Design pwm_hw, start of the top module:
module pwm_hw(
input clk,      			 
input reset,  			     
input red,                   
input green,                 
input blue,                  
output [19:0] Red_High_HW,   
output [19:0] Red_Low_HW,    
output [19:0] Green_High_HW, 
output [19:0] Green_Low_HW,  
output [19:0] Blue_High_HW,  
output [19:0] Blue_Low_HW    
             );
HW_PWM Red(.clk(clk),.reset(reset),.Colour_input(red),.High_Count(Red_High_HW),.Low_Count(Red_Low_HW));           
HW_PWM Green(.clk(clk),.reset(reset),.Colour_input(green),.High_Count(Green_High_HW), .Low_Count(Green_Low_HW));  
HW_PWM Blue(.clk(clk),.reset(reset),.Colour_input(blue),.High_Count(Blue_High_HW), .Low_Count(Blue_Low_HW));      
endmodule
For scale: about 700 cells after synthesis, ~180 flip-flops.
Settings: LEC_CHECK=0, CAP_MARGIN=20, CORE_MARGIN=2, CORE_UTILIZATION=52, CTS_CLUSTER_DIAMETER=340, CTS_CLUSTER_SIZE=100, HOLD_SLACK_MARGIN=-0.05, SLEW_MARGIN=20; clock period 2.0 ns.
run.sh (not shown) runs the stock make flow with config.mk's settings and CLKGATE_MAP_FILE=.
The baseline passed the timing, DRC and antenna checks.
==> next run, changes <==
Settings changed: CORE_UTILIZATION 52 to 64, CTS_CLUSTER_DIAMETER 340 to not set, CTS_CLUSTER_SIZE 100 to not set, HOLD_SLACK_MARGIN -0.05 to not set, PLACE_DENSITY set to 0.6.
Clock period 2.0 ns to 1.55 ns, I/O delays scaled along.
=>
- Now the flow completed and failed the layout checks on setup timing
- global-route usage went up by 8.6 points
- worst setup slack degrades by 0.28 ns
- hold slack loses 0.047 ns
- synthesized area stays the same
- final area came out higher by 3.1%
- die area went down by 18%
- utilization went up by 21 points
- wire length climbs by 24%
- via count rose by 12%
==> next run, changes <==
Settings changed: CTS_CLUSTER_SIZE set to 31.
The changed run produced a layout that fails on setup timing.
Cell area is unchanged.
Count of clock-buffer cells in the layout stays the same.
Power does not change.
Register-to-register slack is about the same.
Via count does not change.
Global-route usage stays the same.
Cell count is unchanged.
==> next run, changes <==
Settings changed: CTS_CLUSTER_SIZE 31 to not set, SETUP_SLACK_MARGIN set to 0.32.
Clock period 1.55 ns to 1.04 ns, I/O delays scaled along.
What happened: Now the flow ended with an error in clock tree synthesis (4_1_cts), error DPL-0038. Area after synthesis stays the same. Die area does not change. Synthesized cell count stays the same.
==> next run, changes <==
Settings changed: ABC_AREA set to 1, CORE_UTILIZATION 64 to 70, CTS_CLUSTER_DIAMETER set to 243, CTS_CLUSTER_SIZE set to 22, SETUP_SLACK_MARGIN 0.32 to not set.
Clock period 1.04 ns to 0.94 ns, I/O delays scaled along.
With this change the flow died in detailed placement (3_5_place_dp).
Synthesized area came out lower by 2.2%.
Die area came out lower by 10%.
Synthesized cell count came out higher by 30%.

========
garnet:
Starting RTL as in the previous note.
==> flow/design.v (excerpt) <==
module pwm_hw(
input clk,      			 
input reset,  			     
input red,                   
input green,                 
input blue,                  
output [19:0] Red_High_HW,   
output [19:0] Red_Low_HW,    
output [19:0] Green_High_HW, 
output [19:0] Green_Low_HW,  
output [19:0] Blue_High_HW,  
output [19:0] Blue_Low_HW    
             );
HW_PWM Red(.clk(clk),.reset(reset),.Colour_input(red),.High_Count(Red_High_HW),.Low_Count(Red_Low_HW));           
HW_PWM Green(.clk(clk),.reset(reset),.Colour_input(green),.High_Count(Green_High_HW), .Low_Count(Green_Low_HW));  
HW_PWM Blue(.clk(clk),.reset(reset),.Colour_input(blue),.High_Count(Blue_High_HW), .Low_Count(Blue_Low_HW));      
endmodule
export LEC_CHECK = 0
export CAP_MARGIN = 30
export CELL_PAD_IN_SITES_DETAIL_PLACEMENT = 2
export CELL_PAD_IN_SITES_GLOBAL_PLACEMENT = 1
export CORE_MARGIN = 2
export CORE_UTILIZATION = 46
export CTS_CLUSTER_SIZE = 34
export GPL_ROUTABILITY_DRIVEN = 0
export HOLD_SLACK_MARGIN = 0.07
export MAX_ROUTING_LAYER = met5
export PLACE_DENSITY = 0.47
export SLEW_MARGIN = 20
create_clock -name core_clock -period 2.07 [get_ports {clk}]
garnet terminated abnormally: 4_1_cts reported DPL-0033.
Setup changes, garnet to harbor
# garnet
export LEC_CHECK = 0
export CAP_MARGIN = 30
export CELL_PAD_IN_SITES_DETAIL_PLACEMENT = 2
export CELL_PAD_IN_SITES_GLOBAL_PLACEMENT = 1
export CORE_MARGIN = 2
export CORE_UTILIZATION = 46
export CTS_CLUSTER_SIZE = 34
export GPL_ROUTABILITY_DRIVEN = 0
export HOLD_SLACK_MARGIN = 0.07
export MAX_ROUTING_LAYER = met5
export PLACE_DENSITY = 0.47
export SLEW_MARGIN = 20
create_clock -name core_clock -period 2.07 [get_ports {clk}]
# harbor
export LEC_CHECK = 0
export CAP_MARGIN = 20
export CORE_MARGIN = 2
export CORE_UTILIZATION = 72
export PLACE_DENSITY = 0.6
export SETUP_SLACK_MARGIN = 0.45
export SLEW_MARGIN = 20
create_clock -name core_clock -period 1.55 [get_ports {clk}]
--- outcome ---
FAIL harbor @ 4_1_cts: tool exited with error
Higher post-detailed-placement cell area goes to harbor over garnet.
Die outline width, harbor vs garnet: down by more than 10%
Re post-synthesis instance area: no difference whatsoever between garnet and harbor.
harbor vs garnet: die area down by more than a quarter
Setup slack after placement in harbor is 350 ps lower than in garnet
| effective utilization at floorplan | higher: harbor |
Number of synthesized flops with an enable pin came out exactly the same in harbor and garnet.
Relative to harbor, the following input files were edited for raven:
# harbor
export LEC_CHECK = 0
export CAP_MARGIN = 20
export CORE_MARGIN = 2
export CORE_UTILIZATION = 72
export PLACE_DENSITY = 0.6
export SETUP_SLACK_MARGIN = 0.45
export SLEW_MARGIN = 20
create_clock -name core_clock -period 1.55 [get_ports {clk}]
# raven
export LEC_CHECK = 0
export CAP_MARGIN = 20
export CORE_MARGIN = 2
export CORE_UTILIZATION = 40
export PLACE_DENSITY = 0.6
export SLEW_MARGIN = 20
create_clock -name core_clock -period 2.0 [get_ports {clk}]
[summary]
In summary, raven completed successfully, with a layout that passed the timing, DRC and antenna checks. Compared with harbor, raven shows a initial standard-cell utilization of the core that is 34 points lower. Comparing raven against harbor, there is no change at all in xor/xnor cell area share of the yosys netlist. Delta (raven minus harbor): number of placed I/O pins ~0 delta; number of cells after detailed placement picked up an extra 7.9%; horizontal die dimension went up 33%; net count after synthesis ~0 delta. Of harbor and raven, the run reporting the lower cell row count was harbor. harbor → raven: die area increased by 76% relative to the old numbers; core area increased by about 80% relative to the old numbers; die extent in y increased by 34 µm relative to the old numbers.
Power and IR drop assume default switching activity.
